[flow/run.sh]
#!/bin/bash
# the make line also repeats each setting of config.mk as NAME=value (left out here)
make -C /OpenROAD-flow-scripts/flow DESIGN_CONFIG=/design/flow/config.mk WORK_HOME=/design/flow/orfs CLKGATE_MAP_FILE= finish
[flow/design.v]
`timescale 1ns / 1ps
module neuron #(
    parameter DATA_WIDTH = 16,
    parameter signed [DATA_WIDTH-1:0] BIAS = 0    
)(
    input clk,
    input rst,
    input [DATA_WIDTH-1:0] data_in,       
    input [DATA_WIDTH-1:0] weight_in,     
    input data_in_valid,
    input data_in_last,                   
    output reg [DATA_WIDTH-1:0] neuron_out,
    output reg neuron_out_valid
);
    localparam SW = 2*DATA_WIDTH;
    function [SW-1:0] sat_add;
        input [SW-1:0] a;
        input [SW-1:0] b;
        reg [SW-1:0] s;
        begin
            s = a + b;
            if (!a[SW-1] && !b[SW-1] && s[SW-1])
                sat_add = {1'b0, {(SW-1){1'b1}}};
            else if (a[SW-1] && b[SW-1] && !s[SW-1])
                sat_add = {1'b1, {(SW-1){1'b0}}};
            else
                sat_add = s;
        end
    endfunction
    reg [SW-1:0] mul;
    reg mul_valid, mul_last;
    reg [SW-1:0] sum;
    reg [SW-1:0] total;
    reg total_valid;
    wire [SW-1:0] sum_next = sat_add(sum, mul);
    wire [SW-1:0] bias_q = {{2{BIAS[DATA_WIDTH-1]}}, BIAS, {(DATA_WIDTH-2){1'b0}}};
    wire [SW-1:0] biased = sat_add(total, bias_q);
    always @(posedge clk) begin
        mul <= $signed(data_in) * $signed(weight_in);
        if (rst) begin
            mul_valid <= 0;
            mul_last <= 0;
            sum <= 0;
            total <= 0;
            total_valid <= 0;
            neuron_out <= 0;
            neuron_out_valid <= 0;
        end else begin
            mul_valid <= data_in_valid;
            mul_last <= data_in_valid && data_in_last;
            total_valid <= 0;
            if (mul_valid) begin
                if (mul_last) begin
                    sum <= 0;
                    total <= sum_next;
                    total_valid <= 1;
                end else begin
                    sum <= sum_next;
                end
            end
            neuron_out_valid <= total_valid;
            if (total_valid) begin
                if (biased[SW-1:SW-3] == 3'b000 || biased[SW-1:SW-3] == 3'b111)
                    neuron_out <= biased[SW-3:DATA_WIDTH-2];
                else if (biased[SW-1])
                    neuron_out <= {1'b1, {(DATA_WIDTH-1){1'b0}}};
                else
                    neuron_out <= {1'b0, {(DATA_WIDTH-1){1'b1}}};
            end
        end
    end
endmodule
`timescale 1ns / 1ps
module Softmax #(
    parameter dataWidth = 16,         
    parameter numInputs = 4          
)(
    input clk,
    input rst,
    input [dataWidth*numInputs-1:0] in,    
    input in_valid,                        
    output reg [dataWidth*numInputs-1:0] out,  
    output reg valid,                      
    output reg [7:0] led_control           
);
localparam STAGE_IDLE = 2'b00,
           STAGE_EXP = 2'b01,
           STAGE_SUM = 2'b10,
           STAGE_NORM = 2'b11;
reg [1:0] state;
reg [dataWidth-1:0] input_array [0:numInputs-1];
reg [dataWidth-1:0] exp_values [0:numInputs-1];  
reg [dataWidth+2-1:0] sum_exp;  
reg [dataWidth-1:0] softmax_output [0:numInputs-1];
reg [1:0] max_class;
reg [4:0] shift_amt;
function [dataWidth-1:0] exp_lut;
    input [3:0] idx;
    begin
        case (idx)
            4'd0:  exp_lut = 16'h0800;  
            4'd1:  exp_lut = 16'h09D0;  
            4'd2:  exp_lut = 16'h0C20;  
            4'd3:  exp_lut = 16'h0F80;  
            4'd4:  exp_lut = 16'h1480;  
            4'd5:  exp_lut = 16'h1C80;  
            4'd6:  exp_lut = 16'h2A00;  
            4'd7:  exp_lut = 16'h4000;  
            4'd8:  exp_lut = 16'h6800;  
            4'd9:  exp_lut = 16'hAC00;  
            4'd10: exp_lut = 16'h1280;  
            4'd11: exp_lut = 16'h1F80;  
            4'd12: exp_lut = 16'h2C00;  
            4'd13: exp_lut = 16'h4C00;  
            4'd14: exp_lut = 16'h8000;  
            default: exp_lut = 16'hD800;  
        endcase
    end
endfunction
function [dataWidth-1:0] exp_function;
    input [dataWidth-1:0] x;
    reg [3:0] lut_idx;
    begin
        lut_idx = x[15:12] + 4'd8;  
        exp_function = exp_lut(lut_idx);
    end
endfunction
function [4:0] get_shift_amount;
    input [dataWidth+2-1:0] sum;
    reg [4:0] shift;
    begin
        shift = 0;
        if (sum[17:14] == 4'b0000) shift = 4;  
        else if (sum[17:15] == 3'b001) shift = 3;  
        else if (sum[17:16] == 2'b01) shift = 2;  
        else if (sum[17] == 1'b1) shift = 1;  
        else shift = 0;  
        get_shift_amount = shift;
    end
endfunction
always @(posedge clk) begin
    if (rst) begin
        state <= STAGE_IDLE;
        out <= 0;
        valid <= 0;
        led_control <= 8'b0;
        sum_exp <= 0;
        for (integer i = 0; i < numInputs; i = i + 1) begin
            input_array[i] <= 0;
            exp_values[i] <= 0;
        end
    end else begin
        valid <= 0;
        case (state)
            STAGE_IDLE: begin
                if (in_valid) begin
                    input_array[0] <= in[15:0];
                    input_array[1] <= in[31:16];
                    input_array[2] <= in[47:32];
                    input_array[3] <= in[63:48];
                    state <= STAGE_EXP;
                end
            end
            STAGE_EXP: begin
                exp_values[0] <= exp_function(input_array[0]);
                exp_values[1] <= exp_function(input_array[1]);
                exp_values[2] <= exp_function(input_array[2]);
                exp_values[3] <= exp_function(input_array[3]);
                state <= STAGE_SUM;
            end
            STAGE_SUM: begin
                sum_exp <= exp_values[0] + exp_values[1] + exp_values[2] + exp_values[3];
                state <= STAGE_NORM;
            end
            STAGE_NORM: begin
                shift_amt = get_shift_amount(sum_exp);
                softmax_output[0] = exp_values[0] >> shift_amt;
                softmax_output[1] = exp_values[1] >> shift_amt;
                softmax_output[2] = exp_values[2] >> shift_amt;
                softmax_output[3] = exp_values[3] >> shift_amt;
                out <= {softmax_output[3], softmax_output[2], softmax_output[1], softmax_output[0]};
                max_class = 0;
                if (softmax_output[1] > softmax_output[max_class]) max_class = 1;
                if (softmax_output[2] > softmax_output[max_class]) max_class = 2;
                if (softmax_output[3] > softmax_output[max_class]) max_class = 3;
                case (max_class)
                    2'b00: led_control <= 8'b00000001;  
                    2'b01: led_control <= 8'b00000010;  
                    2'b10: led_control <= 8'b00000100;  
                    2'b11: led_control <= 8'b00001000;  
                    default: led_control <= 8'b00000000;
                endcase
                valid <= 1;
                state <= STAGE_IDLE;
            end
        endcase
    end
end
endmodule
`timescale 1ns / 1ps
module fc_head #(
    parameter DATA_WIDTH = 16,
    parameter NUM_INPUTS = 1024,
    parameter NUM_OUTPUTS = 4
)(
    input clk,
    input rst,
    input [DATA_WIDTH-1:0] myinput,
    input [DATA_WIDTH*NUM_OUTPUTS-1:0] myweights,
    input myinputValid,
    output [DATA_WIDTH*NUM_OUTPUTS-1:0] softmax_out,
    output softmax_valid,
    output [7:0] led_control,
    output [DATA_WIDTH*NUM_OUTPUTS-1:0] logits
);
    reg [$clog2(NUM_INPUTS)-1:0] input_count;
    reg [DATA_WIDTH-1:0] input_d;
    reg input_valid_d, input_last_d;
    reg [DATA_WIDTH*NUM_OUTPUTS-1:0] weights;
    always @(posedge clk) begin
        input_d <= myinput;
        weights <= myweights;
        if (rst) begin
            input_count <= 0;
            input_valid_d <= 0;
            input_last_d <= 0;
        end else begin
            input_valid_d <= myinputValid;
            input_last_d <= myinputValid && (input_count == NUM_INPUTS-1);
            if (myinputValid)
                input_count <= input_count + 1;
        end
    end
    wire [NUM_OUTPUTS-1:0] neuron_valid;
    localparam [DATA_WIDTH*NUM_OUTPUTS-1:0] BIASES = {16'h003C, 16'h0001, 16'hFFD1, 16'h0006};
    genvar i;
    generate
        for (i = 0; i < NUM_OUTPUTS; i = i + 1) begin : output_layer
            neuron #(
                .DATA_WIDTH(DATA_WIDTH),
                .BIAS(BIASES[(i+1)*DATA_WIDTH-1 -: DATA_WIDTH])
            ) neuron_output (
                .clk(clk),
                .rst(rst),
                .data_in(input_d),
                .weight_in(weights[(i+1)*DATA_WIDTH-1 -: DATA_WIDTH]),
                .data_in_valid(input_valid_d),
                .data_in_last(input_last_d),
                .neuron_out(logits[(i+1)*DATA_WIDTH-1 -: DATA_WIDTH]),
                .neuron_out_valid(neuron_valid[i])
            );
        end
    endgenerate
    Softmax #(
        .dataWidth(DATA_WIDTH),
        .numInputs(NUM_OUTPUTS)
    ) softmax_inst (
        .clk(clk),
        .rst(rst),
        .in(logits),
        .in_valid(neuron_valid[0]),
        .out(softmax_out),
        .valid(softmax_valid),
        .led_control(led_control)
    );
endmodule
[flow/config.mk]
export PLATFORM = sky130hd
export DESIGN_NAME = fc_head
export DESIGN_NICKNAME = fc_head
export VERILOG_FILES = /design/flow/design.v
export SDC_FILE = /design/flow/constraint.sdc
export NUM_CORES = 4
export LEC_CHECK = 0
export ABC_AREA = 0
export CAP_MARGIN = 20
export CELL_PAD_IN_SITES_DETAIL_PLACEMENT = 0
export CELL_PAD_IN_SITES_GLOBAL_PLACEMENT = 0
export CORE_MARGIN = 2
export CORE_UTILIZATION = 71
export CTS_CLUSTER_DIAMETER = 222
export CTS_CLUSTER_SIZE = 35
export GPL_TIMING_DRIVEN = 1
export HOLD_SLACK_MARGIN = -0.1
export MAX_ROUTING_LAYER = met4
export SETUP_SLACK_MARGIN = 0.74
export SLEW_MARGIN = 20
[flow/constraint.sdc]
create_clock -name core_clock -period 6.62 [get_ports {clk}]
set_input_delay 1.3240 -clock core_clock [delete_from_list [all_inputs] [get_ports {clk}]]
set_output_delay 1.3240 -clock core_clock [all_outputs]
set_load 0.01 [all_outputs]
==> results.toml, run 1 <==
# flow metrics
[synthesis]
xor_share_pct = 3.62
yosys-top-cells-count = "inv_1, fa_1, nand2_1"
ys_chip_area_sq_um = 70700
synth_cells = 8052
synthFlopType = "dfxtp_1"
syn_avg_cell_area_sq_um = 8.77
synth-seq-area-share_pct = 17.7
aoi_share_pct = 11.8
yosys.area.top_type_share_pct = 30.3
ys_cells = 8052
topCellsByArea = "fa_1, dfxtp_1, ha_1, inv_1, nand2_1"
yosysWarnings = 9
synth.cellmix.adderShare_pct = 40.2
synth_area_sq_um = 70700
synth_cell_types = 89
topCombFamilyByArea = "adder cells"
edf_count = 0
simple_gate_area_share_pct = 15.7
most_common_cell = "inv_1"
top_area_cell = "fa_1"
synthArstFlopShare_pct = 0
muxShareOfSynthArea_pct = 2.07
numSynthFlops = 625

[outcome]
failing_step = "global routing (5_1_grt)"
status = "stopped before the end"

[floorplanning]
placementRows = 115
die_w_um = 319
dieArea_sq_um = 102000
ios = 220
coreArea_sq_um = 98600
fp_util_pct = 71.7
die_h_um = 319

[cts]
hold_buffers = 0
numCtsBuffers = 21
cts.sinks = 625
cts_buffer_depth = 3
cts_root_buf = "clkbuf_16"
htreeDepth = 1

[placement]
gp_congestion = 0.974
dp_hpwl_mm = 151
io_buffers = 215
[what timing repair did]
action / in CTS
buffers inserted: 142
pin swaps: 194
resized: 438
gates cloned: 17
endpoints found under the setup margin: 66
[metrics by stage]
stage | instances | cell area [sq um] | setup WS [ns]
4_1_cts | 9671 | 79800 | -0.189
2_1_floorplan | 8055 | 71000 | -0.156
3_3_place_gp | 9488 | 75700 | -0.488
3_5_place_dp | 9488 | 75700 | -0.422
==> inputs of run 2 (changes only) <==
ABC_AREA = unset   (was 0)
CELL_PAD_IN_SITES_DETAIL_PLACEMENT = unset   (was 0)
CELL_PAD_IN_SITES_GLOBAL_PLACEMENT = unset   (was 0)
CORE_UTILIZATION = 70   (was 71)
CTS_CLUSTER_DIAMETER = unset   (was 222)
CTS_CLUSTER_SIZE = unset   (was 35)
GPL_TIMING_DRIVEN = unset   (was 1)
HOLD_SLACK_MARGIN = unset   (was -0.1)
MAX_ROUTING_LAYER = unset   (was met4)
SETUP_SLACK_MARGIN = unset   (was 0.74)
clock period = 2.17 ns   (was 6.62 ns; I/O delays follow)
==> run 2 against run 1 <==
Effect of this change: the flow stops in clock tree synthesis (4_1_cts); synthesized cell count unchanged; synthesized area unchanged; die area increased by 1.4%.
==> results.toml, run 2 <==
# flow metrics
[placement]
dp_hpwl_mm = 189
io_buffers = 215
place_area_sq_um = 87200
gp_congestion = 0.979

[synthesis]
most_common_cell = "inv_1"
ys_chip_area_sq_um = 70700
aoi_share_pct = 11.8
synth_area_sq_um = 70700
edf_count = 0
synth_cell_types = 89
yosys.area.top_type_share_pct = 30.3
yosys-top-cells-count = "inv_1, fa_1, nand2_1"
top_area_cell = "fa_1"
topCellsByArea = "fa_1, dfxtp_1, ha_1, inv_1, nand2_1"
numSynthFlops = 625
topCombFamilyByArea = "adder cells"
muxShareOfSynthArea_pct = 2.07
syn_avg_cell_area_sq_um = 8.77
ys_cells = 8052
xor_share_pct = 3.62
synth.cellmix.adderShare_pct = 40.2
simple_gate_area_share_pct = 15.7
synthArstFlopShare_pct = 0
synthFlopType = "dfxtp_1"
yosysWarnings = 9
synth_cells = 8052
synth-seq-area-share_pct = 17.7

[outcome]
failing_step = "clock tree synthesis (4_1_cts)"
status = "stopped before the end"
error = "[ERROR DPL-0033] detailed placement checks failed during check placement."

[floorplanning]
placementRows = 116
ios = 220
die_w_um = 322
fp_util_pct = 70.7
coreArea_sq_um = 100000
dieArea_sq_um = 103000
die_h_um = 322
run 2: per-stage QoR:
step / setup TNS, ns / worst slack, ns / std cells / hold WS, ns / utilization (%)
floorplan: -517.66 / -4.61 / 8055 / 0.406 / -
global placement: -632.52 / -4.70 / 10600 / 0.432 / 87.2
detailed placement: -682.56 / -4.78 / 10600 / 0.415 / 87.2
==> inputs of run 3 (changes only) <==
CAP_MARGIN = 5   (was 20)
CELL_PAD_IN_SITES_DETAIL_PLACEMENT = 1   (was unset)
CORE_UTILIZATION = 61   (was 70)
CTS_CLUSTER_DIAMETER = 68   (was unset)
GPL_TIMING_DRIVEN = 1   (was unset)
MAX_ROUTING_LAYER = met4   (was unset)
SETUP_SLACK_MARGIN = -0.39   (was unset)
SLEW_MARGIN = 40   (was 20)
clock period = 4.72 ns   (was 2.17 ns; I/O delays follow)
==> run 3 against run 2 <==
Effect of this change: the flow stops in detailed placement (3_5_place_dp); synthesized cell count unchanged; die area increased by 15%; synthesized area unchanged.
==> results.toml, run 3 <==
# flow metrics
[outcome]
status = "stopped before the end"
failing_step = "detailed placement (3_5_place_dp)"
error = "[ERROR DPL-0033] detailed placement checks failed during check placement."

[synthesis]
syn_avg_cell_area_sq_um = 8.77
synthArstFlopShare_pct = 0
synth-seq-area-share_pct = 17.7
ys_chip_area_sq_um = 70700
synth_cell_types = 89
yosysWarnings = 9
topCellsByArea = "fa_1, dfxtp_1, ha_1, inv_1, nand2_1"
synth_area_sq_um = 70700
synth_cells = 8052
topCombFamilyByArea = "adder cells"
synthFlopType = "dfxtp_1"
numSynthFlops = 625
yosys.area.top_type_share_pct = 30.3
ys_cells = 8052
aoi_share_pct = 11.8
synth.cellmix.adderShare_pct = 40.2
top_area_cell = "fa_1"
xor_share_pct = 3.62
edf_count = 0
muxShareOfSynthArea_pct = 2.07
most_common_cell = "inv_1"
yosys-top-cells-count = "inv_1, fa_1, nand2_1"
simple_gate_area_share_pct = 15.7

[floorplanning]
ios = 220
placementRows = 124
die_h_um = 344
coreArea_sq_um = 115000
fp_util_pct = 61.6
die_w_um = 344
dieArea_sq_um = 119000

[placement]
gp_congestion = 0.949
io_buffers = 215
-- run 3: metrics by stage --
step           std cells  worst slack, ns  hold slack, ns  setup TNS (ns)
3_3_place_gp       10300            -2.35           0.440          -96.12
2_1_floorplan       8055            -2.06           0.406          -46.57
==> inputs of run 4 (changes only) <==
CAP_MARGIN = 15   (was 5)
CELL_PAD_IN_SITES_DETAIL_PLACEMENT = unset   (was 1)
CORE_UTILIZATION = 72   (was 61)
CTS_CLUSTER_DIAMETER = 29   (was 68)
CTS_CLUSTER_SIZE = 37   (was unset)
GPL_TIMING_DRIVEN = unset   (was 1)
HOLD_SLACK_MARGIN = -0.1   (was unset)
MAX_ROUTING_LAYER = unset   (was met4)
SETUP_SLACK_MARGIN = 0.32   (was -0.39)
SLEW_MARGIN = 20   (was 40)
clock period = 6.36 ns   (was 4.72 ns; I/O delays follow)
==> run 4 against run 3 <==
Effect of this change: synthesized area stayed put; die area shrank 15%; synthesized cell count unchanged; the flow stops in global routing (5_1_grt).
==> results.toml, run 4 <==
# flow metrics
[placement]
dp_cells = 9577
dp_hpwl_mm = 154
io_buffers = 215
gp_congestion = 0.975

[floorplanning]
placementRows = 114
dieArea_sq_um = 101000
fp_util_pct = 72.8
die_h_um = 317
coreArea_sq_um = 97000
ios = 220
die_w_um = 317

[synthesis]
synth_cell_types = 89
topCombFamilyByArea = "adder cells"
yosys.area.top_type_share_pct = 30.3
most_common_cell = "inv_1"
muxShareOfSynthArea_pct = 2.07
aoi_share_pct = 11.8
synth_cells = 8052
topCellsByArea = "fa_1, dfxtp_1, ha_1, inv_1, nand2_1"
synthFlopType = "dfxtp_1"
yosys-top-cells-count = "inv_1, fa_1, nand2_1"
synth-seq-area-share_pct = 17.7
synthArstFlopShare_pct = 0
synth.cellmix.adderShare_pct = 40.2
simple_gate_area_share_pct = 15.7
yosysWarnings = 9
ys_chip_area_sq_um = 70700
edf_count = 0
syn_avg_cell_area_sq_um = 8.77
synth_area_sq_um = 70700
xor_share_pct = 3.62
top_area_cell = "fa_1"
numSynthFlops = 625
ys_cells = 8052

[cts]
numCtsBuffers = 151
cts.sinks = 625
htreeDepth = 4
cts_buffer_depth = 3
cts_root_buf = "clkbuf_16"

[grt]
grt_overflow_total = 266
grt.total_usage_pct = 76.8

[outcome]
status = "stopped before the end"
failing_step = "global routing (5_1_grt)"
error = "[ERROR GRT-0232] Routing congestion too high. Check the congestion heatmap in the GUI."
==> run 4: metal layers <==
layer | overflow | global-route usage (%)
met5 | 4 | 49.4
met4 | 105 | 70.6
met3 | 24 | 66.4
met2 | 118 | 89.9
met1 | 15 | 77.2
==> run 4: timing repair <==
item | in CTS
endpoints found under the setup margin | 51
pin swaps | 188
cloned | 10
buffers inserted | 133
gates resized | 340
hold buffers | 0
==> run 4: metrics by stage <==
stage / setup TNS (ns) / instance area (sq um) / utilization, % / worst slack (ns)
2_1_floorplan: -1.42 / 70900 / - / -0.416
3_3_place_gp: -2.35 / 76600 / 79.0 / -0.539
3_5_place_dp: -3.89 / 76600 / 79.0 / -0.523
4_1_cts: -1.25 / 85100 / 87.7 / -0.335
==> inputs of run 5 (changes only) <==
CAP_MARGIN = 5   (was 15)
CORE_UTILIZATION = 63   (was 72)
CTS_CLUSTER_DIAMETER = 68   (was 29)
CTS_CLUSTER_SIZE = unset   (was 37)
GPL_TIMING_DRIVEN = 0   (was unset)
HOLD_SLACK_MARGIN = unset   (was -0.1)
SETUP_SLACK_MARGIN = unset   (was 0.32)
clock period = 4.72 ns   (was 6.36 ns; I/O delays follow)
==> run 5 against run 4 <==
Effect of this change: now fails the layout checks on negative setup slack; synthesized cell count stayed put; die area is 14% higher; synthesized area stayed put.
==> results.toml, run 5 <==
# flow metrics
[detailed_routing]
drt_iter0_markers = 5442
drtAntennaViolNets = 0
dr_wl_met3_mm = 22.7
wl_met2_mm = 108
wl_mm = 241
first_pass_iters = 7
wl_per_cell_um = 23.6
drc_errors = 0
num_vias = 61000
viasPerCell = 5.99
highest_layer = "met5"
m1WireLength_mm = 89.1

[setup_path]
crit_type = "reg -> reg"
path_buffers = 5
worstPathArrival_ns = 7.95
critPathRequiredTime_ns = 5.23
rrSetupSlack_ns = -2.72
cp-endpoint = "softmax_inst.led_control[2]"
crit_path_start = "softmax_inst.sum_exp[16]"
r2r-start = "softmax_inst.sum_exp[16]"
cpLargestDelayFamily = "AND-OR/OR-AND gates"
crit_slowest_cell = "mux2i_1"
crit_path_start_kind = "register"
endpoint_kind = "register"
rr_endpoint = "softmax_inst.led_control[2]"
cp_max_fo = 6
cp.depth = 37
worstRegToRegCells = 37
max_stage_delay_ns = 0.51
cp_common_cell = "a21oi_2"

[grt]
grt.total_usage_pct = 40.7
grt_pass1_wl_mm = 357
grt_max_degree = 15
grt_pass1_vias = 61800
antenna_found_initial = 21
grt_overflow_total = 0

[synthesis]
top_area_cell = "fa_1"
aoi_share_pct = 11.8
synth.cellmix.adderShare_pct = 40.2
xor_share_pct = 3.62
synthFlopType = "dfxtp_1"
topCellsByArea = "fa_1, dfxtp_1, ha_1, inv_1, nand2_1"
edf_count = 0
numSynthFlops = 625
syn_avg_cell_area_sq_um = 8.77
muxShareOfSynthArea_pct = 2.07
simple_gate_area_share_pct = 15.7
synth-seq-area-share_pct = 17.7
most_common_cell = "inv_1"
synth_area_sq_um = 70700
synth_cell_types = 89
yosys-top-cells-count = "inv_1, fa_1, nand2_1"
synth_cells = 8052
ys_cells = 8052
synthArstFlopShare_pct = 0
topCombFamilyByArea = "adder cells"
yosys.area.top_type_share_pct = 30.3
ys_chip_area_sq_um = 70700
yosysWarnings = 9

[cts]
numCtsBuffers = 73
htreeDepth = 3
path_clk_slew_ns = 0.07
cts.sinks = 625
cts_root_buf = "clkbuf_16"
cts_buffer_depth = 3
cts_tree = "done"
clk_latency_ns = 0.67

[floorplanning]
dieArea_sq_um = 115000
ios = 220
placementRows = 122
fp_util_pct = 63.7
coreArea_sq_um = 111000
die_h_um = 339
die_w_um = 339

[run]
max_cap_viol_count = 0
tool_warnings = 60

[timing]
timing.final.hold_violations = 0
rsz0062_at_grt = "yes"
drv_slew = 0
final.period_utilization_pct = 158
tightest_slew_ns = 1.16
fin_ws_ns = -2.72
max_freq_ghz = 0.134
whs_ns = 0.450
final.setup_skew_ns = 0.0203
slew_headroom_pct = 22.9
report.final.setup_viol = 92
min_period_ns = 7.44

[worst_hold_path]
hold_start = "input_last_d"
hp-class = "reg -> reg"
min_to = "output_layer[0].neuron_output.mul_last"
holdPathStages = 1

[placement]
gp_congestion = 1.04
dp_hpwl_mm = 183
io_buffers = 214
dp_cells = 9758

[finish]
nNetsFinal = 10300
final_cells = 10200
area_delta_synth_final_pct = 21.0

[outcome]
failed_checks = "negative setup slack"
status = "finished with violations"
==> run 5: timing repair <==
item	4_1_cts	5_1_grt
pin swaps	187	281
hold buffers	0	0
setup endpoints to repair	133	202
gates cloned	2	3
setup buffers	150	154
resized	586	402
==> run 5: layer usage <==
| layer | track usage (%) | vias up |
|---|---|---|
| met2 | 63.7 | 3164 |
| met4 | 28.6 | 12 |
| li1 | - | 26800 |
| met1 | 50.8 | 30000 |
| met5 | 0 | - |
| met3 | 8.00 | 992 |
==> run 5: final cells by class <==
| cell class | count | area [sq um] |
|---|---|---|
| repair buffers | 501 | 4830 |
| diodes | 12 | 30.0 |
| plain buffers | 368 | 3310 |
| multi-input cells | 5781 | 55500 |
| clock inverters | 42 | 567 |
| clock buffers | 87 | 1980 |
| flip-flops and latches | 625 | 12600 |
| inverters | 1271 | 4800 |
| fillers | 7698 | 25500 |
| well taps | 1488 | 1860 |
==> run 5: metrics by stage <==
stage	TNS [ns]	setup slack [ns]	utilization (%)	instance area [sq um]
after floorplan	-46.38	-2.06	-	72700
after global placement	-154.58	-3.31	69.1	76700
after detailed placement	-161.18	-3.49	69.2	76700
final	-114.30	-2.72	77.0	85500
after CTS	-102.65	-2.28	75.0	83200
after global routing	-130.94	-2.98	77.0	85500
==> inputs of run 6 (changes only) <==
CAP_MARGIN = 15   (was 5)
CORE_UTILIZATION = 72   (was 63)
CTS_CLUSTER_DIAMETER = 27   (was 68)
GPL_TIMING_DRIVEN = unset   (was 0)
HOLD_SLACK_MARGIN = -0.09   (was unset)
MAX_ROUTING_LAYER = met4   (was unset)
SETUP_SLACK_MARGIN = 1.83   (was unset)
clock period = 6.36 ns   (was 4.72 ns; I/O delays follow)
==> run 6 against run 5 <==
Effect of this change: the run now fails in global routing (5_1_grt); synthesized cell count is the same; die area shrank 12%; synthesized area is the same.
==> results.toml, run 6 <==
# flow metrics
[synthesis]
yosys-top-cells-count = "inv_1, fa_1, nand2_1"
muxShareOfSynthArea_pct = 2.07
most_common_cell = "inv_1"
synth_cell_types = 89
simple_gate_area_share_pct = 15.7
edf_count = 0
synth_cells = 8052
numSynthFlops = 625
ys_chip_area_sq_um = 70700
top_area_cell = "fa_1"
ys_cells = 8052
aoi_share_pct = 11.8
synth.cellmix.adderShare_pct = 40.2
syn_avg_cell_area_sq_um = 8.77
synth_area_sq_um = 70700
yosysWarnings = 9
xor_share_pct = 3.62
topCombFamilyByArea = "adder cells"
yosys.area.top_type_share_pct = 30.3
synthArstFlopShare_pct = 0
synthFlopType = "dfxtp_1"
synth-seq-area-share_pct = 17.7
topCellsByArea = "fa_1, dfxtp_1, ha_1, inv_1, nand2_1"

[floorplanning]
coreArea_sq_um = 97000
die_w_um = 317
fp_util_pct = 72.8
ios = 220
die_h_um = 317
dieArea_sq_um = 101000
placementRows = 114

[grt]
grt.total_usage_pct = 83.9
grt_overflow_total = 1383

[cts]
cts_root_buf = "clkbuf_16"
cts.sinks = 625
numCtsBuffers = 153
cts_buffer_depth = 3
htreeDepth = 4
hold_buffers = 0

[outcome]
error = "[ERROR GRT-0232] Routing congestion too high. Check the congestion heatmap in the GUI."
status = "stopped before the end"
failing_step = "global routing (5_1_grt)"

[placement]
dp_hpwl_mm = 158
place_area_sq_um = 76800
io_buffers = 215
gp_congestion = 1.01
run 6: stage by stage:
| stage | setup slack [ns] | hold slack (ns) | setup TNS [ns] | instances |
|---|---|---|---|---|
| after CTS | -0.381 | 0.465 | -1.47 | 9987 |
| after global placement | -0.608 | 0.432 | -2.29 | 9500 |
| after detailed placement | -0.606 | 0.454 | -2.61 | 9500 |
| after floorplan | -0.416 | 0.406 | -1.42 | 8055 |
run 6: routing by layer:
layer / overflow / global-route usage (%)
met3: 182 / 73.2
met2: 652 / 95.3
met4: 400 / 76.8
met1: 149 / 83.8
met5: - / -
run 6: timing repair:
item                                    in CTS
cloned                                      17
endpoints found under the setup margin     158
pin swaps                                  274
setup buffers                              186
gates resized                              422
==> inputs of run 7 (changes only) <==
ABC_AREA = 1   (was unset)
CAP_MARGIN = 5   (was 15)
CTS_CLUSTER_DIAMETER = 363   (was 27)
CTS_CLUSTER_SIZE = 15   (was unset)
HOLD_SLACK_MARGIN = 0.3   (was -0.09)
MAX_ROUTING_LAYER = unset   (was met4)
PLACE_DENSITY_LB_ADDON = 0.01   (was unset)
SETUP_SLACK_MARGIN = 0.52   (was 1.83)
clock period = 2.17 ns   (was 6.36 ns; I/O delays follow)
==> run 7 against run 6 <==
Effect of this change: the run fails in clock tree synthesis (4_1_cts); synthesized cell count up 18%; synthesized area grew 2.5%; die area rose by 2.4%.
==> results.toml, run 7 <==
# flow metrics
[synthesis]
synth-seq-area-share_pct = 17.3
synth_cell_types = 57
ys_cells = 9497
numSynthFlops = 625
muxShareOfSynthArea_pct = 0.0138
yosysWarnings = 9
xor_share_pct = 2.52
yosys.area.top_type_share_pct = 29.5
topCellsByArea = "fa_1, dfxtp_1, nand2_1, inv_1, ha_1"
synthFlopType = "dfxtp_1"
synthArstFlopShare_pct = 0
edf_count = 0
topCombFamilyByArea = "adder cells"
syn_avg_cell_area_sq_um = 7.62
synth.cellmix.adderShare_pct = 39.2
synth_area_sq_um = 72400
aoi_share_pct = 10.8
yosys-top-cells-count = "nand2_1, inv_1, fa_1"
most_common_cell = "nand2_1"
ys_chip_area_sq_um = 72400
synth_cells = 9497
simple_gate_area_share_pct = 16.9
top_area_cell = "fa_1"

[placement]
place_area_sq_um = 89600
post-place-ws_ns = -3.87
gp_congestion = 1.05
dp_hpwl_mm = 210
dp_cells = 12100
io_buffers = 215

[floorplanning]
die_w_um = 321
coreArea_sq_um = 99900
die_h_um = 321
ios = 220
placementRows = 116
dieArea_sq_um = 103000
fp_util_pct = 72.5

[outcome]
failing_step = "clock tree synthesis (4_1_cts)"
status = "stopped before the end"
error = "[ERROR DPL-0033] detailed placement checks failed during check placement."
## run 7: metrics by stage
| stage | utilization (%) | TNS, ns |
|---|---|---|
| after floorplan | - | -414.91 |
| after global placement | 89.7 | -551.98 |
| after detailed placement | 89.7 | -607.93 |
==> inputs of run 8 (changes only) <==
HOLD_SLACK_MARGIN = 0.29   (was 0.3)
SETUP_SLACK_MARGIN = 0.57   (was 0.52)
==> run 8 against run 7 <==
Effect of this change: synthesized cell count unchanged; the run again fails in clock tree synthesis (4_1_cts); die area unchanged; synthesized area unchanged.
==> results.toml, run 8 <==
# flow metrics
[outcome]
status = "stopped before the end"
failing_step = "clock tree synthesis (4_1_cts)"
error = "[ERROR DPL-0033] detailed placement checks failed during check placement."

[synthesis]
synth-seq-area-share_pct = 17.3
xor_share_pct = 2.52
synth_area_sq_um = 72400
aoi_share_pct = 10.8
topCellsByArea = "fa_1, dfxtp_1, nand2_1, inv_1, ha_1"
muxShareOfSynthArea_pct = 0.0138
numSynthFlops = 625
edf_count = 0
most_common_cell = "nand2_1"
yosys-top-cells-count = "nand2_1, inv_1, fa_1"
syn_avg_cell_area_sq_um = 7.62
synth.cellmix.adderShare_pct = 39.2
ys_cells = 9497
simple_gate_area_share_pct = 16.9
top_area_cell = "fa_1"
synthFlopType = "dfxtp_1"
topCombFamilyByArea = "adder cells"
yosys.area.top_type_share_pct = 29.5
synth_cells = 9497
synth_cell_types = 57
yosysWarnings = 9
ys_chip_area_sq_um = 72400
synthArstFlopShare_pct = 0

[floorplanning]
fp_util_pct = 72.5
die_h_um = 321
coreArea_sq_um = 99900
dieArea_sq_um = 103000
ios = 220
die_w_um = 321
placementRows = 116

[placement]
dp_hpwl_mm = 210
place_area_sq_um = 89600
io_buffers = 215
gp_congestion = 1.05
## run 8: stage by stage
step	setup slack, ns	std cells	TNS, ns
global placement	-3.52	12100	-551.98
floorplan	-3.08	9500	-414.91
detailed placement	-3.87	12100	-607.93
==> inputs of run 9 (changes only) <==
ABC_AREA = unset   (was 1)
CAP_MARGIN = 20   (was 5)
CORE_UTILIZATION = 66   (was 72)
CTS_CLUSTER_DIAMETER = unset   (was 363)
CTS_CLUSTER_SIZE = unset   (was 15)
HOLD_SLACK_MARGIN = unset   (was 0.29)
PLACE_DENSITY_LB_ADDON = unset   (was 0.01)
SETUP_SLACK_MARGIN = 1.72   (was 0.57)
clock period = 6.97 ns   (was 2.17 ns; I/O delays follow)
==> run 9 against run 8 <==
Effect of this change: the run now finishes clean; synthesized cell count decreased by 15%; die area increased by 6.4%; synthesized area decreased by 2.4%.
==> results.toml, run 9 <==
# flow metrics
[outcome]
status = "timing/DRC/antenna clean"

[detailed_routing]
wl_mm = 209
num_vias = 58800
drc_errors = 0
first_pass_iters = 8
diodes = 0
drtAntennaViolNets = 0
viasPerCell = 5.93
drt_iter0_markers = 4938
wl_per_cell_um = 21.1

[worst_hold_path]
holdPathStages = 2
hp-class = "reg -> reg"
min_to = "output_layer[0].neuron_output.sum[0]"
hold_start = "output_layer[0].neuron_output.sum[0]"

[placement]
io_buffers = 215
place_area_sq_um = 75700
post-place-ws_ns = 0.00450
gp_congestion = 0.962
dp_hpwl_mm = 146

[cts]
path_clk_slew_ns = 0.07
cts_buffer_depth = 3
clk_latency_ns = 0.70
cts.sinks = 625
htreeDepth = 3
cts_root_buf = "clkbuf_16"
cts_tree = "done"
hold_buffers = 0
numCtsBuffers = 73

[synthesis]
muxShareOfSynthArea_pct = 2.07
synth_cell_types = 89
edf_count = 0
yosysWarnings = 9
aoi_share_pct = 11.8
synthFlopType = "dfxtp_1"
topCombFamilyByArea = "adder cells"
synth_area_sq_um = 70700
synthArstFlopShare_pct = 0
synth-seq-area-share_pct = 17.7
yosys.area.top_type_share_pct = 30.3
synth_cells = 8052
syn_avg_cell_area_sq_um = 8.77
ys_chip_area_sq_um = 70700
xor_share_pct = 3.62
most_common_cell = "inv_1"
simple_gate_area_share_pct = 15.7
numSynthFlops = 625
synth.cellmix.adderShare_pct = 40.2
topCellsByArea = "fa_1, dfxtp_1, ha_1, inv_1, nand2_1"
yosys-top-cells-count = "inv_1, fa_1, nand2_1"
top_area_cell = "fa_1"
ys_cells = 8052

[finish]
finalCoreUtilization_pct = 78.7
nNetsFinal = 10200
finalInstanceArea_sq_um = 83900
area_delta_synth_final_pct = 18.8

[timing]
report.final.setup_viol = 0
final.period_utilization_pct = 98.1
slew_headroom_pct = 33.0
max_freq_ghz = 0.146
min_period_ns = 6.84
final.setup_skew_ns = 0.0430
timing.final.hold_violations = 0
fin_ws_ns = 0.130
drv_slew = 0
tightest_slew_ns = 0.995
rsz0062_at_grt = "yes"

[setup_path]
cp_common_cell = "a21o_1"
cp-endpoint = "softmax_inst.led_control[1]"
rrSetupSlack_ns = 0.13
critPathRequiredTime_ns = 7.52
crit_path_start_kind = "register"
crit_path_start = "softmax_inst.sum_exp[17]"
cpLargestDelayFamily = "AND-OR/OR-AND gates"
max_stage_delay_ns = 0.36
cp.depth = 35
path_buffers = 2
crit_type = "reg -> reg"
rr_endpoint = "softmax_inst.led_control[1]"
worstPathArrival_ns = 7.39
endpoint_kind = "register"
r2r-start = "softmax_inst.sum_exp[17]"
cp_max_fo = 12
worstRegToRegCells = 35
crit_slowest_cell = "dfxtp_4"

[grt]
grt.total_usage_pct = 37.1
grt_overflow_total = 0
antenna_found_initial = 4
grt_max_degree = 164
grt_pass1_vias = 59100
grt_pass1_wl_mm = 319

[floorplanning]
coreArea_sq_um = 107000
ios = 220
fp_util_pct = 66.3
dieArea_sq_um = 110000
die_h_um = 331
die_w_um = 331
placementRows = 120

[run]
max_cap_viol_count = 0
tool_warnings = 63
-- run 9: final cells by class --
cell class,instances,area (sq um)
Fill cell,7017,22700
Inverter,1271,4780
Tap cell,1403,1760
Clock inverter,44,614
Timing Repair Buffer,697,7260
Sequential cell,625,12700
Clock buffer,88,1980
Multi-Input combinational cell,5781,54800
-- run 9: repair_timing --
action	CTS	global route
cloned	8	4
setup endpoints to repair	87	99
resized	321	427
pin swaps	190	323
setup buffers	186	85
-- run 9: per-stage QoR --
step | instances | TNS [ns] | hold slack [ns]
global placement | 9493 | 0 | 0.434
finish | 9909 | 0 | 0.458
CTS | 9819 | 0 | 0.461
global route | 9909 | -0.490 | 0.485
detailed placement | 9493 | 0 | 0.449
floorplan | 8055 | 0 | 0.406
-- run 9: per-layer routing --
metal | up-vias | GRT usage (%) | wire [um]
li1 | 26500 | - | -
met3 | 650 | 7.30 | 19100
met2 | 2592 | 59.1 | 96600
met5 | - | 0 | 0
met1 | 29100 | 50.1 | 83800
met4 | 0 | 14.5 | 9990
==> inputs of run 10 (changes only) <==
CORE_UTILIZATION = 72   (was 66)
CTS_CLUSTER_DIAMETER = 282   (was unset)
CTS_CLUSTER_SIZE = 93   (was unset)
HOLD_SLACK_MARGIN = -0.1   (was unset)
PLACE_DENSITY = 0.43   (was unset)
SETUP_SLACK_MARGIN = -0.51   (was 1.72)
clock period = 5.23 ns   (was 6.97 ns; I/O delays follow)
==> run 10 against run 9 <==
Effect of this change: the run now fails in global routing (5_1_grt); synthesized cell count is the same; die area shrank 8.2%; synthesized area is the same.
==> results.toml, run 10 <==
# flow metrics
[outcome]
status = "stopped before the end"
failing_step = "global routing (5_1_grt)"
error = "[ERROR GRT-0232] Routing congestion too high. Check the congestion heatmap in the GUI."

[synthesis]
synth_cells = 8052
synth_cell_types = 89
numSynthFlops = 625
ys_cells = 8052
synth.cellmix.adderShare_pct = 40.2
top_area_cell = "fa_1"
muxShareOfSynthArea_pct = 2.07
syn_avg_cell_area_sq_um = 8.77
yosysWarnings = 9
yosys.area.top_type_share_pct = 30.3
most_common_cell = "inv_1"
yosys-top-cells-count = "inv_1, fa_1, nand2_1"
edf_count = 0
topCombFamilyByArea = "adder cells"
synth_area_sq_um = 70700
ys_chip_area_sq_um = 70700
topCellsByArea = "fa_1, dfxtp_1, ha_1, inv_1, nand2_1"
aoi_share_pct = 11.8
synthFlopType = "dfxtp_1"
simple_gate_area_share_pct = 15.7
synthArstFlopShare_pct = 0
xor_share_pct = 3.62
synth-seq-area-share_pct = 17.7

[floorplanning]
coreArea_sq_um = 97000
dieArea_sq_um = 101000
ios = 220
fp_util_pct = 72.8
placementRows = 114
die_w_um = 317
die_h_um = 317

[placement]
dp_cells = 9942
place_area_sq_um = 79700
io_buffers = 215
dp_hpwl_mm = 160
gp_congestion = 0.987
post-place-ws_ns = -1.64

[cts]
cts.sinks = 625
htreeDepth = 1
cts_buffer_depth = 3
cts_root_buf = "clkbuf_16"
numCtsBuffers = 11

[grt]
grt_overflow_total = 145
grt.total_usage_pct = 70.3
==> run 10: metal layers <==
| metal | global-route usage, % | overflow |
|---|---|---|
| met3 | 56.1 | 6 |
| met5 | 44.5 | 0 |
| met4 | 62.9 | 65 |
| met1 | 71.1 | 1 |
| met2 | 86.5 | 73 |
==> run 10: what timing repair did <==
| action | in CTS |
|---|---|
| cloned | 9 |
| setup endpoints to repair | 65 |
| hold buffers | 0 |
| gates resized | 351 |
| pin swaps | 260 |
| buffers inserted | 133 |
| hold endpoints to repair | 0 |
==> inputs of run 11 (changes only) <==
CTS_CLUSTER_DIAMETER = unset   (was 282)
CTS_CLUSTER_SIZE = unset   (was 93)
HOLD_SLACK_MARGIN = unset   (was -0.1)
PLACE_DENSITY = unset   (was 0.43)
PLACE_DENSITY_LB_ADDON = 0.24   (was unset)
SETUP_SLACK_MARGIN = unset   (was -0.51)
clock period = 5.68 ns   (was 5.23 ns; I/O delays follow)
==> run 11 against run 10 <==
Effect of this change: the flow again stops in global routing (5_1_grt); synthesized cell count stayed put; die area stayed put; synthesized area is the same.
==> results.toml, run 11 <==
# flow metrics
[synthesis]
edf_count = 0
synth.cellmix.adderShare_pct = 40.2
synthFlopType = "dfxtp_1"
synth_area_sq_um = 70700
synthArstFlopShare_pct = 0
aoi_share_pct = 11.8
yosysWarnings = 9
ys_cells = 8052
synth-seq-area-share_pct = 17.7
ys_chip_area_sq_um = 70700
xor_share_pct = 3.62
synth_cell_types = 89
yosys.area.top_type_share_pct = 30.3
simple_gate_area_share_pct = 15.7
topCombFamilyByArea = "adder cells"
top_area_cell = "fa_1"
most_common_cell = "inv_1"
numSynthFlops = 625
topCellsByArea = "fa_1, dfxtp_1, ha_1, inv_1, nand2_1"
syn_avg_cell_area_sq_um = 8.77
muxShareOfSynthArea_pct = 2.07
synth_cells = 8052
yosys-top-cells-count = "inv_1, fa_1, nand2_1"

[outcome]
failing_step = "global routing (5_1_grt)"
status = "stopped before the end"
error = "[ERROR GRT-0232] Routing congestion too high. Check the congestion heatmap in the GUI."

[floorplanning]
die_h_um = 317
die_w_um = 317
dieArea_sq_um = 101000
coreArea_sq_um = 97000
placementRows = 114
ios = 220
fp_util_pct = 72.8

[grt]
grt.total_usage_pct = 86.3
grt_overflow_total = 1448

[cts]
hold_buffers = 0
cts_buffer_depth = 3
cts_root_buf = "clkbuf_16"
numCtsBuffers = 70
htreeDepth = 3
cts.sinks = 625

[placement]
gp_congestion = 0.999
place_area_sq_um = 79400
dp_cells = 9873
io_buffers = 215
dp_hpwl_mm = 165
==> run 11: stage by stage <==
step	worst slack (ns)
after floorplan	-1.10
after global placement	-1.32
after detailed placement	-1.37
after CTS	-1.11
==> run 11: layer usage <==
layer | global-route usage (%) | overflow
met1 | 85.2 | 124
met2 | 97.2 | 658
met3 | 78.0 | 187
met4 | 83.7 | 457
met5 | 64.6 | 22
==> run 11: timing repair <==
| item | CTS |
|---|---|
| endpoints found under the setup margin | 68 |
| setup buffers | 138 |
| pin swaps | 270 |
| gates resized | 457 |
| gates cloned | 7 |
==> inputs of run 12 (changes only) <==
CORE_UTILIZATION = 70   (was 72)
MAX_ROUTING_LAYER = met4   (was unset)
PLACE_DENSITY_LB_ADDON = unset   (was 0.24)
clock period = 6.36 ns   (was 5.68 ns; I/O delays follow)
==> run 12 against run 11 <==
Effect of this change: the layout now fails its checks (negative setup slack); die area increased by 2.8%; synthesized cell count unchanged; synthesized area unchanged.
==> results.toml, run 12 <==
# flow metrics
[outcome]
status = "finished with violations"
failed_checks = "negative setup slack"

[floorplanning]
die_w_um = 322
fp_util_pct = 70.7
coreArea_sq_um = 100000
die_h_um = 322
dieArea_sq_um = 103000
ios = 220
placementRows = 116

[setup_path]
path_buffers = 7
cp_max_fo = 7
cpLargestDelayFamily = "AND-OR/OR-AND gates"
endpoint_kind = "register"
rr_endpoint = "softmax_inst.led_control[0]"
cp-endpoint = "softmax_inst.led_control[0]"
max_stage_delay_ns = 0.60
crit_type = "reg -> reg"
crit_slowest_cell = "mux4_2"
worstPathArrival_ns = 7.34
cp.depth = 36
r2r-start = "softmax_inst.sum_exp[15]"
crit_path_start = "softmax_inst.sum_exp[15]"
rrSetupSlack_ns = -0.39
critPathRequiredTime_ns = 6.95
cp_common_cell = "a21o_1"
worstRegToRegCells = 36
crit_path_start_kind = "register"

[synthesis]
synth_area_sq_um = 70700
yosysWarnings = 9
aoi_share_pct = 11.8
synth-seq-area-share_pct = 17.7
synthFlopType = "dfxtp_1"
synthArstFlopShare_pct = 0
synth_cell_types = 89
simple_gate_area_share_pct = 15.7
numSynthFlops = 625
edf_count = 0
yosys-top-cells-count = "inv_1, fa_1, nand2_1"
ys_chip_area_sq_um = 70700
top_area_cell = "fa_1"
yosys.area.top_type_share_pct = 30.3
topCellsByArea = "fa_1, dfxtp_1, ha_1, inv_1, nand2_1"
xor_share_pct = 3.62
muxShareOfSynthArea_pct = 2.07
synth_cells = 8052
syn_avg_cell_area_sq_um = 8.77
topCombFamilyByArea = "adder cells"
most_common_cell = "inv_1"
ys_cells = 8052
synth.cellmix.adderShare_pct = 40.2

[finish]
final_cells = 9862
finalCoreUtilization_pct = 81.1
area_delta_synth_final_pct = 14.7
nNetsFinal = 10200

[grt]
grt_overflow_total = 0
antenna_found_initial = 8
grt.total_usage_pct = 39.5
grt_pass1_wl_mm = 313
grt_pass1_vias = 59900
grt_max_degree = 112

[worst_hold_path]
min_to = "input_last_d"
holdPathStages = 2
hp-class = "reg -> reg"
hold_start = "input_count[9]"

[placement]
post-place-ws_ns = -0.527
gp_congestion = 1.00
dp_hpwl_mm = 153
dp_cells = 9649
io_buffers = 215

[timing]
tightest_slew_ns = 1.06
drv_slew = 0
report.final.setup_viol = 4
fin_ws_ns = -0.391
timing.final.hold_violations = 0
rsz0062_at_grt = "yes"
min_period_ns = 6.75
final.setup_skew_ns = 0.0420
final.period_utilization_pct = 106
final.setup.tns_ns = -1.46
slew_headroom_pct = 29.4
max_freq_ghz = 0.148

[cts]
htreeDepth = 3
cts_root_buf = "clkbuf_16"
path_clk_slew_ns = 0.06
cts.sinks = 625
hold_buffers = 0
cts_buffer_depth = 3
clk_latency_ns = 0.70
numCtsBuffers = 72
cts_tree = "done"

[run]
max_cap_viol_count = 0
tool_warnings = 63

[detailed_routing]
first_pass_iters = 8
drt_iter0_markers = 5426
wl_mm = 201
drc_errors = 0
viasPerCell = 5.98
drtAntennaViolNets = 0
wl_per_cell_um = 20.4
num_vias = 58900
[run 12: layout make-up]
cell class                      instances  area, sq um
Antenna cell                            6         15.0
Clock buffer                           90         2000
Clock inverter                         39          504
Fill cell                            6215        18900
Inverter                             1271         4770
Multi-Input combinational cell       5782        52700
Sequential cell                       625        12600
Tap cell                             1298         1620
Timing Repair Buffer                  751         6810
[run 12: metal layers]
metal	global-route usage, %	part of all wire [%]	vias to the layer above
met5	-	0	-
met4	15.0	4.5	0
met3	7.25	9.1	652
met2	62.6	47	2863
met1	50.9	39	28900
li1	-	-	26600
[run 12: per-stage QoR]
step | hold WS (ns) | cell area [sq um]
after global routing | 0.471 | 81100
after detailed placement | 0.436 | 77000
after global placement | 0.439 | 77000
after CTS | 0.451 | 80000
final | 0.449 | 81100
after floorplan | 0.406 | 70900
[run 12: repair_timing]
item                                    in CTS  in global routing
buffers inserted                            33                 40
resized                                     64                160
pin swaps                                   16                 67
gates cloned                                 2                  4
endpoints found under the setup margin      23                 40
==> inputs of run 13 (changes only) <==
ABC_AREA = 0   (was unset)
CAP_MARGIN = 15   (was 20)
CELL_PAD_IN_SITES_DETAIL_PLACEMENT = 2   (was unset)
CELL_PAD_IN_SITES_GLOBAL_PLACEMENT = 3   (was unset)
CORE_UTILIZATION = 40   (was 70)
GPL_ROUTABILITY_DRIVEN = 1   (was unset)
GPL_TIMING_DRIVEN = 0   (was unset)
MIN_ROUTING_LAYER = met1   (was unset)
SETUP_SLACK_MARGIN = 2.34   (was unset)
clock period = 8.0 ns   (was 6.36 ns; I/O delays follow)
==> run 13 against run 12 <==
Effect of this change: die area grew 74%; synthesized cell count is the same; synthesized area did not move; the run now fails in global routing (5_1_grt).
==> results.toml, run 13 <==
# flow metrics
[floorplanning]
die_w_um = 424
dieArea_sq_um = 180000
ios = 220
placementRows = 154
fp_util_pct = 40.2
die_h_um = 424
coreArea_sq_um = 176000

[synthesis]
synthFlopType = "dfxtp_1"
muxShareOfSynthArea_pct = 2.07
xor_share_pct = 3.62
yosys.area.top_type_share_pct = 30.3
topCombFamilyByArea = "adder cells"
ys_chip_area_sq_um = 70700
edf_count = 0
yosysWarnings = 9
topCellsByArea = "fa_1, dfxtp_1, ha_1, inv_1, nand2_1"
synth_cells = 8052
numSynthFlops = 625
synth_area_sq_um = 70700
yosys-top-cells-count = "inv_1, fa_1, nand2_1"
synth.cellmix.adderShare_pct = 40.2
synthArstFlopShare_pct = 0
simple_gate_area_share_pct = 15.7
aoi_share_pct = 11.8
top_area_cell = "fa_1"
synth_cell_types = 89
syn_avg_cell_area_sq_um = 8.77
ys_cells = 8052
most_common_cell = "inv_1"
synth-seq-area-share_pct = 17.7

[outcome]
status = "stopped before the end"
failing_step = "global routing (5_1_grt)"

[placement]
io_buffers = 214
dp_hpwl_mm = 239
dp_cells = 10600
gp_congestion = 0.919

[cts]
htreeDepth = 3
cts.sinks = 625
cts_root_buf = "clkbuf_16"
cts_buffer_depth = 3
numCtsBuffers = 83
==> run 13: through the flow <==
stage / area (sq um) / TNS [ns] / setup WS, ns / utilization, %
after detailed placement: 76600 / -3.63 / -0.593 / 43.6
after floorplan: 71500 / 0 / 1.22 / -
after CTS: 83500 / 0 / 0.775 / 47.5
after global placement: 76600 / -3.45 / -0.783 / 43.6
==> run 13: timing repair <==
action                                  CTS
hold buffers                              0
endpoints found under the setup margin   97
pin swaps                                95
gates cloned                              3
gates resized                           591
endpoints found under the hold margin     0
setup buffers                           143
==> inputs of run 14 (changes only) <==
ABC_AREA = unset   (was 0)
CAP_MARGIN = 20   (was 15)
CELL_PAD_IN_SITES_DETAIL_PLACEMENT = unset   (was 2)
CELL_PAD_IN_SITES_GLOBAL_PLACEMENT = unset   (was 3)
CORE_UTILIZATION = 35   (was 40)
GPL_ROUTABILITY_DRIVEN = unset   (was 1)
MAX_ROUTING_LAYER = unset   (was met4)
MIN_ROUTING_LAYER = unset   (was met1)
SETUP_SLACK_MARGIN = unset   (was 2.34)
clock period = 4.72 ns   (was 8.0 ns; I/O delays follow)
==> run 14 against run 13 <==
Effect of this change: now fails the layout checks on negative setup slack; die area up 14%; synthesized area is the same; synthesized cell count stayed put.
==> results.toml, run 14 <==
# flow metrics
[cts]
path_clk_slew_ns = 0.07
cts_buffer_depth = 3
htreeDepth = 3
hold_buffers = 0
cts_tree = "done"
cts_root_buf = "clkbuf_16"
clk_latency_ns = 0.76
cts.sinks = 625
numCtsBuffers = 80

[detailed_routing]
num_vias = 59500
drtAntennaViolNets = 0
first_pass_iters = 6
wl_per_cell_um = 22.2
drc_errors = 0
wl_mm = 255
drt_iter0_markers = 4006
viasPerCell = 5.18

[floorplanning]
dieArea_sq_um = 205000
coreArea_sq_um = 200000
ios = 220
fp_util_pct = 35.3
die_w_um = 453
die_h_um = 453
placementRows = 164

[timing]
max_freq_ghz = 0.141
tightest_slew_ns = 1.25
drv_slew = 0
min_period_ns = 7.10
fin_ws_ns = -2.38
timing.final.hold_violations = 0
final.period_utilization_pct = 151
slew_headroom_pct = 16.9
report.final.setup_viol = 91
final.setup_skew_ns = 0.0726
rsz0062_at_grt = "yes"
final.setup.tns_ns = -102.29

[grt]
antenna_found_initial = 18
grt_pass1_wl_mm = 380
grt_util_met3_pct = 4.42
grt_pass1_vias = 61300
grt.total_usage_pct = 24.6
met2_usage_pct = 39.6
use_met1_pct = 30.8
top_usage_layer = "met2"
grt_max_degree = 15
grt_overflow_total = 0

[setup_path]
cp.depth = 36
critPathRequiredTime_ns = 5.35
cp_max_fo = 7
crit_path_start_kind = "register"
worstPathArrival_ns = 7.74
cp-endpoint = "softmax_inst.led_control[1]"
path_buffers = 6
rrSetupSlack_ns = -2.38
crit_slowest_cell = "mux4_2"
cpLargestDelayFamily = "AND-OR/OR-AND gates"
crit_type = "reg -> reg"
max_stage_delay_ns = 0.53
worstRegToRegCells = 36
r2r-start = "softmax_inst.sum_exp[17]"
crit_path_start = "softmax_inst.sum_exp[17]"
endpoint_kind = "register"
rr_endpoint = "softmax_inst.led_control[1]"

[synthesis]
synth_cell_types = 89
yosysWarnings = 9
synthArstFlopShare_pct = 0
synth_cells = 8052
synth.cellmix.adderShare_pct = 40.2
syn_avg_cell_area_sq_um = 8.77
yosys-top-cells-count = "inv_1, fa_1, nand2_1"
muxShareOfSynthArea_pct = 2.07
topCellsByArea = "fa_1, dfxtp_1, ha_1, inv_1, nand2_1"
ys_cells = 8052
synth_area_sq_um = 70700
edf_count = 0
top_area_cell = "fa_1"
aoi_share_pct = 11.8
synth-seq-area-share_pct = 17.7
synthFlopType = "dfxtp_1"
xor_share_pct = 3.62
topCombFamilyByArea = "adder cells"
yosys.area.top_type_share_pct = 30.3
simple_gate_area_share_pct = 15.7
ys_chip_area_sq_um = 70700
numSynthFlops = 625
most_common_cell = "inv_1"

[worst_hold_path]
holdPathStages = 2
hp-class = "reg -> reg"
hold_start = "input_count[9]"
min_to = "input_last_d"

[finish]
fill_cells = 19400
area_delta_synth_final_pct = 26.1
nNetsFinal = 10500

[outcome]
failed_checks = "negative setup slack"
status = "finished with violations"

[run]
tool_warnings = 58
max_cap_viol_count = 0

[placement]
post-place-ws_ns = -3.28
io_buffers = 214
dp_hpwl_mm = 201
gp_congestion = 0.970
run 14: routing by layer:
layer | up-vias | share of wire, %
met5 | - | 0.0090
met2 | 2086 | 45
li1 | 27100 | -
met4 | 4 | 7.4
met1 | 29600 | 40
met3 | 617 | 7.0
run 14: per-stage QoR:
stage	cell area (sq um)	utilization, %	cells	hold WS (ns)
detailed placement	78200	39.1	10900	0.441
global placement	78200	39.0	10900	0.438
global route	89100	44.5	11500	0.479
CTS	86700	43.3	11300	0.453
floorplan	72700	-	8055	0.406
finish	89100	44.5	11500	0.457
run 14: layout make-up:
| class | count | area [sq um] | area share, % |
|---|---|---|---|
| Antenna cell | 10 | 25.0 | 0.0281 |
| Buffer | 368 | 3830 | 4.29 |
| Clock buffer | 105 | 2240 | 2.51 |
| Clock inverter | 43 | 703 | 0.789 |
| Timing Repair Buffer | 626 | 6040 | 6.78 |
| Sequential cell | 625 | 12700 | 14.3 |
| Multi-Input combinational cell | 5781 | 55500 | 62.2 |
| Inverter | 1271 | 4780 | 5.37 |
| Tap cell | 2656 | 3320 | 3.73 |
run 14: repair_timing:
action / CTS / global route
cloned: 4 / 8
setup endpoints to repair: 136 / 196
setup buffers: 245 / 164
resized: 738 / 372
pin swaps: 235 / 292
==> inputs of run 15 (changes only) <==
CORE_UTILIZATION = 72   (was 35)
CTS_CLUSTER_DIAMETER = 139   (was unset)
CTS_CLUSTER_SIZE = 100   (was unset)
GPL_TIMING_DRIVEN = unset   (was 0)
SETUP_SLACK_MARGIN = 1.14   (was unset)
TNS_END_PERCENT = 10   (was unset)
clock period = 5.07 ns   (was 4.72 ns; I/O delays follow)
==> run 15 against run 14 <==
Effect of this change: the run now fails in global routing (5_1_grt); synthesized area unchanged; synthesized cell count did not move; die area down 51%.
==> results.toml, run 15 <==
# flow metrics
[floorplanning]
dieArea_sq_um = 101000
die_h_um = 317
placementRows = 114
die_w_um = 317
ios = 220
fp_util_pct = 72.8
coreArea_sq_um = 97000

[synthesis]
top_area_cell = "fa_1"
synth_area_sq_um = 70700
simple_gate_area_share_pct = 15.7
topCellsByArea = "fa_1, dfxtp_1, ha_1, inv_1, nand2_1"
synthArstFlopShare_pct = 0
yosys.area.top_type_share_pct = 30.3
synth-seq-area-share_pct = 17.7
synth.cellmix.adderShare_pct = 40.2
numSynthFlops = 625
syn_avg_cell_area_sq_um = 8.77
synthFlopType = "dfxtp_1"
synth_cells = 8052
ys_cells = 8052
synth_cell_types = 89
yosysWarnings = 9
muxShareOfSynthArea_pct = 2.07
yosys-top-cells-count = "inv_1, fa_1, nand2_1"
edf_count = 0
ys_chip_area_sq_um = 70700
topCombFamilyByArea = "adder cells"
aoi_share_pct = 11.8
xor_share_pct = 3.62
most_common_cell = "inv_1"

[cts]
numCtsBuffers = 19
cts_root_buf = "clkbuf_16"
cts_buffer_depth = 3
htreeDepth = 1
cts.sinks = 625

[outcome]
status = "stopped before the end"
error = "[ERROR GRT-0232] Routing congestion too high. Check the congestion heatmap in the GUI."
failing_step = "global routing (5_1_grt)"

[placement]
dp_hpwl_mm = 165
gp_congestion = 0.986
place_area_sq_um = 79900
io_buffers = 215

[grt]
grt_overflow_total = 1490
grt.total_usage_pct = 84.0
==> run 15: repair_timing <==
item	CTS
hold buffers	0
pin swaps	167
setup endpoints to repair	262
endpoints found under the hold margin	0
gates resized	427
gates cloned	11
buffers inserted	110
==> run 15: metal layers <==
metal | GRT usage, % | overflow
met1 | 83.5 | 121
met3 | 75.5 | 170
met2 | 95.9 | 709
met5 | 61.6 | 19
met4 | 78.6 | 471
==> run 15: stage by stage <==
stage / instances / hold WS [ns] / setup WS (ns)
after CTS: 10100 / 0.423 / -1.53
after detailed placement: 9971 / 0.441 / -1.98
after global placement: 9971 / 0.436 / -1.93
after floorplan: 8055 / 0.406 / -1.71
==> inputs of run 16 (changes only) <==
ABC_AREA = 1   (was unset)
CAP_MARGIN = 0   (was 20)
CELL_PAD_IN_SITES_DETAIL_PLACEMENT = 1   (was unset)
CORE_ASPECT_RATIO = 1.65   (was unset)
CORE_UTILIZATION = 27   (was 72)
CTS_CLUSTER_DIAMETER = 305   (was 139)
CTS_CLUSTER_SIZE = unset   (was 100)
GPL_TIMING_DRIVEN = 1   (was unset)
MAX_ROUTING_LAYER = met4   (was unset)
SETUP_SLACK_MARGIN = 1.05   (was 1.14)
SLEW_MARGIN = 40   (was 20)
TNS_END_PERCENT = unset   (was 10)
clock period = 4.72 ns   (was 5.07 ns; I/O delays follow)
==> run 16 against run 15 <==
Effect of this change: now fails the layout checks on negative setup slack; synthesized cell count increased by 18%; synthesized area rose by 2.5%; die area grew to 2.7 times the previous value.
==> results.toml, run 16 <==
# flow metrics
[timing]
min_period_ns = 6.14
tightest_slew_ns = 0.824
rsz0062_at_grt = "yes"
final.period_utilization_pct = 130
slew_headroom_pct = 45.1
fin_ws_ns = -1.42
final.setup_skew_ns = 0.0610
drv_slew = 0
max_freq_ghz = 0.163
timing.final.hold_violations = 0
report.final.setup_viol = 96
whs_ns = 0.457

[run]
max_cap_viol_count = 0
tool_warnings = 61

[synthesis]
yosysWarnings = 9
ys_chip_area_sq_um = 72400
syn_avg_cell_area_sq_um = 7.62
edf_count = 0
muxShareOfSynthArea_pct = 0.0138
synthArstFlopShare_pct = 0
yosys.area.top_type_share_pct = 29.5
ys_cells = 9497
synth-seq-area-share_pct = 17.3
aoi_share_pct = 10.8
topCombFamilyByArea = "adder cells"
synth_area_sq_um = 72400
numSynthFlops = 625
synth.cellmix.adderShare_pct = 39.2
topCellsByArea = "fa_1, dfxtp_1, nand2_1, inv_1, ha_1"
most_common_cell = "nand2_1"
top_area_cell = "fa_1"
synthFlopType = "dfxtp_1"
simple_gate_area_share_pct = 16.9
synth_cell_types = 57
synth_cells = 9497
xor_share_pct = 2.52
yosys-top-cells-count = "nand2_1, inv_1, fa_1"

[cts]
numCtsBuffers = 75
cts.sinks = 625
hold_buffers = 0
cts_buffer_depth = 3
htreeDepth = 3
clk_latency_ns = 0.77
path_clk_slew_ns = 0.06
cts_tree = "done"
cts_root_buf = "clkbuf_16"

[finish]
fill_cells = 31800
area_delta_synth_final_pct = 32.1
nNetsFinal = 12200
seqCellArea_sq_um = 12600
combGateArea_sq_um = 54900
finalInstanceArea_sq_um = 95600

[setup_path]
worstPathArrival_ns = 6.76
max_stage_delay_ns = 0.57
worstRegToRegCells = 23
cp.depth = 23
crit_slowest_cell = "fa_1"
cpLargestDelayFamily = "adder cells"
cp-endpoint = "output_layer[2].neuron_output.mul[28]"
cp_max_fo = 3
crit_path_start_kind = "register"
endpoint_kind = "register"
cp_common_cell = "fa_1"
rrSetupSlack_ns = -1.42
path_buffers = 6
crit_type = "reg -> reg"
worstPathCellList = "inv_1 > buf_4 > nand2_1 > fa_1 > fa_1 > inv_1 > fa_1 > inv_2 > fa_1 > fa_1 > inv_2 > fa_1 > ha_4 > a21oi_4 > inv_2 > a21oi_2 > a21boi_2 > nor2_1 > nand2_1 > nand2_2 > nand3_2 > nand2_2 > xor2_1"
r2r-start = "input_d[0]"
crit_path_start = "input_d[0]"
rr_endpoint = "output_layer[2].neuron_output.mul[28]"
critPathRequiredTime_ns = 5.33

[placement]
io_buffers = 215
place_area_sq_um = 86900
dp_hpwl_mm = 208
gp_congestion = 0.950
post-place-ws_ns = -1.16

[grt]
grt_pass1_wl_mm = 414
grt_max_degree = 115
grt.total_usage_pct = 19.9
grt_pass1_vias = 76200
grt_overflow_total = 0
antenna_found_initial = 9

[floorplanning]
fp_util_pct = 27.1
dieArea_sq_um = 272000
coreArea_sq_um = 267000
ios = 220
placementRows = 244
die_h_um = 669
die_w_um = 407

[detailed_routing]
wl_per_cell_um = 22.3
drt_iter0_markers = 4022
drc_errors = 0
first_pass_iters = 7
drtAntennaViolNets = 0
viasPerCell = 4.99
num_vias = 70700
wl_mm = 316

[worst_hold_path]
min_to = "softmax_inst.out[1]"
holdPathStages = 2
hp-class = "reg -> reg"
hold_start = "softmax_inst.out[1]"

[outcome]
failed_checks = "negative setup slack"
status = "finished with violations"
==> run 16: through the flow <==
stage | cells | setup TNS [ns] | utilization (%)
detailed placement | 13800 | -71.56 | 32.5
CTS | 14000 | -62.04 | 34.4
floorplan | 9500 | -19.99 | -
finish | 14200 | -98.01 | 35.8
global placement | 13800 | -58.86 | 32.5
global route | 14200 | -105.87 | 35.8
==> run 16: what timing repair did <==
item | CTS | global route
pin swaps | 160 | 343
resized | 366 | 687
gates cloned | 11 | 4
buffers inserted | 84 | 108
endpoints found under the setup margin | 219 | 295
==> run 16: area by class of cell <==
cell class | instances | share of cell area (%)
Timing Repair Buffer | 1369 | 13.6
Tap cell | 3567 | 4.67
Timing Repair inverter | 1 | 0.00524
Sequential cell | 625 | 13.2
Clock buffer | 86 | 2.07
Inverter | 2137 | 8.44
Clock inverter | 51 | 0.567
Antenna cell | 7 | 0.0183
Multi-Input combinational cell | 6324 | 57.4
==> run 16: per-layer routing <==
metal	up-vias	track usage [%]	wire (um)
li1	30800	-	-
met1	35200	18.9	106000
met2	2980	36.9	160000
met3	1708	2.94	19700
met4	0	14.0	30800
met5	-	-	0
